// archon_top
module archon_top (
    input wire clk,
    input wire reset,  
    input wire [15:0] external_entropy_in,  
    input wire [7:0] analog_entropy_raw,    
    input wire [1:0] ml_predicted_action,  
    input wire ml_risk_flag_top,           
    input wire manual_lock_top,            
    input wire analog_lock_override,
    input wire analog_flush_override,
    input wire quantum_override_signal,  
    input wire [1:0] mission_profile,          
    input wire override_authentication_valid,  
    input wire [7:0] entropy_threshold_fsm,    
    output wire [3:0] cpu_debug_pc,
    output wire [15:0] cpu_debug_instr,
    output wire cpu_debug_stall,
    output wire cpu_debug_flush,
    output wire cpu_debug_lock,
    output wire [7:0] cpu_debug_fsm_entropy_log,
    output wire [2:0] cpu_debug_fsm_instr_type_log,
    output wire cpu_debug_hazard_flag,
    output wire [1:0] cpu_debug_fsm_state,
    output wire cpu_debug_shock_detected,
    output wire [1:0] cpu_debug_classified_entropy,
    output wire system_enable_fire_pulse  
);
    wire archon_top_internal_hazard_to_cpu = 1'b0;  
    pipeline_cpu u_pipeline_cpu (
        .clk(clk),
        .reset(reset),
        .external_entropy_in(external_entropy_in),
        .analog_entropy_raw_in(analog_entropy_raw),
        .ml_predicted_action(ml_predicted_action),  
        .ml_risk_flag_in(ml_risk_flag_top),
        .manual_lock_in(manual_lock_top),
        .internal_hazard_flag_for_fsm(archon_top_internal_hazard_to_cpu),
        .analog_lock_override_in(analog_lock_override),
        .analog_flush_override_in(analog_flush_override),
        .quantum_override_signal_in(quantum_override_signal),
        .mission_profile_in(mission_profile),
        .override_authentication_valid_in(override_authentication_valid),
        .entropy_threshold_fsm_in(entropy_threshold_fsm),
        .debug_pc(cpu_debug_pc),
        .debug_instr(cpu_debug_instr),
        .debug_stall(cpu_debug_stall),
        .debug_flush(cpu_debug_flush),
        .debug_lock(cpu_debug_lock),
        .debug_fsm_entropy_log(cpu_debug_fsm_entropy_log),
  ...
For scale: ~2,800 cells after synthesis, roughly 370 flip-flops, about 85 I/O pins.
clock: 14.9 ns
lec_check: 0
cap_margin: 0
cell_pad_in_sites_detail_placement: 1
core_margin: 2
core_utilization: 23
gpl_routability_driven: 1
gpl_timing_driven: 0
hold_slack_margin: -0.07
place_density: 0.73
setup_slack_margin: 1.88
slew_margin: 40
run.sh (not shown) runs the stock make flow with config.mk's settings and CLKGATE_MAP_FILE=.
==> next run, changes <==
==> flow/config.mk (replaced) <==
export PLATFORM = sky130hd
export DESIGN_NAME = archon_top
export DESIGN_NICKNAME = archon_top
export VERILOG_FILES = /design/flow/design.v
export SDC_FILE = /design/flow/constraint.sdc
export NUM_CORES = 4
export LEC_CHECK = 0
export CAP_MARGIN = 15
export CORE_MARGIN = 2
export CORE_UTILIZATION = 72
export SLEW_MARGIN = 20
==> flow/constraint.sdc (replaced) <==
create_clock -name core_clock -period 11.0 [get_ports {clk}]
set_input_delay 2.2000 -clock core_clock [delete_from_list [all_inputs] [get_ports {clk}]]
set_output_delay 2.2000 -clock core_clock [all_outputs]
set_load 0.01 [all_outputs]
Outcome:
- Now the flow produced a layout that fails on setup timing
- clock power rose by about 10%
- utilization rose by 54 points
- non-clock buffer count drops by 63
- via count goes down by 7.3%
- critical path depth drops by 5
- setup slack gets worse by 1900 ps
- routed wire length falls by 27%
- sequential share of layout area goes up by 1.9 points


== run a ==
Starting RTL as in the previous note.
## archon_top
module archon_top (
    input wire clk,
    input wire reset,  
    input wire [15:0] external_entropy_in,  
    input wire [7:0] analog_entropy_raw,    
    input wire [1:0] ml_predicted_action,  
    input wire ml_risk_flag_top,           
    input wire manual_lock_top,            
    input wire analog_lock_override,
    input wire analog_flush_override,
    input wire quantum_override_signal,  
    input wire [1:0] mission_profile,          
    input wire override_authentication_valid,  
    input wire [7:0] entropy_threshold_fsm,    
    output wire [3:0] cpu_debug_pc,
    output wire [15:0] cpu_debug_instr,
    output wire cpu_debug_stall,
    output wire cpu_debug_flush,
    output wire cpu_debug_lock,
    output wire [7:0] cpu_debug_fsm_entropy_log,
    output wire [2:0] cpu_debug_fsm_instr_type_log,
    output wire cpu_debug_hazard_flag,
    output wire [1:0] cpu_debug_fsm_state,
    output wire cpu_debug_shock_detected,
    output wire [1:0] cpu_debug_classified_entropy,
    output wire system_enable_fire_pulse  
);
    wire archon_top_internal_hazard_to_cpu = 1'b0;  
    pipeline_cpu u_pipeline_cpu (
        .clk(clk),
        .reset(reset),
        .external_entropy_in(external_entropy_in),
        .analog_entropy_raw_in(analog_entropy_raw),
        .ml_predicted_action(ml_predicted_action),  
        .ml_risk_flag_in(ml_risk_flag_top),
        .manual_lock_in(manual_lock_top),
        .internal_hazard_flag_for_fsm(archon_top_internal_hazard_to_cpu),
        .analog_lock_override_in(analog_lock_override),
        .analog_flush_override_in(analog_flush_override),
        .quantum_override_signal_in(quantum_override_signal),
        .mission_profile_in(mission_profile),
        .override_authentication_valid_in(override_authentication_valid),
        .entropy_threshold_fsm_in(entropy_threshold_fsm),
        .debug_pc(cpu_debug_pc),
        .debug_instr(cpu_debug_instr),
        .debug_stall(cpu_debug_stall),
        .debug_flush(cpu_debug_flush),
        .debug_lock(cpu_debug_lock),
        .debug_fsm_entropy_log(cpu_debug_fsm_entropy_log),
        .debug_fsm_instr_type_log(cpu_debug_fsm_instr_type_log),
        .debug_hazard_flag(cpu_debug_hazard_flag),
  ...
clock: 20.0 ns
lec_check: 0
cap_margin: 20
cell_pad_in_sites_detail_placement: 1
cell_pad_in_sites_global_placement: 3
core_aspect_ratio: 0.99
core_margin: 2
core_utilization: 40
hold_slack_margin: 0.03
setup_slack_margin: -0.66
slew_margin: 20
### run a -> run b
Settings: CELL_PAD_IN_SITES_GLOBAL_PLACEMENT removed (was 3); CORE_ASPECT_RATIO removed (was 0.99); HOLD_SLACK_MARGIN removed (was 0.03); SETUP_SLACK_MARGIN removed (was -0.66); CELL_PAD_IN_SITES_DETAIL_PLACEMENT removed (was 1); CORE_UTILIZATION changed from 40 to 44; the clock period (ns, I/O delays scaled along) changed from 20.0 to 6.73.
Completing all stages was not enough for run b: its layout failed the final checks because of setup timing. Per the comparison of run b with run a, number of inserted diodes fell 1; register-to-register setup slack lower; non-clock buffer count higher. Changes observed in run b relative to run a: number of nets in the finished design increased by about 5.6% relative to the old numbers; clock network fraction of total power saw a decrease; post-synthesis sequential element count roughly the same; power climbed 200%.
Power and IR drop assume default switching activity.
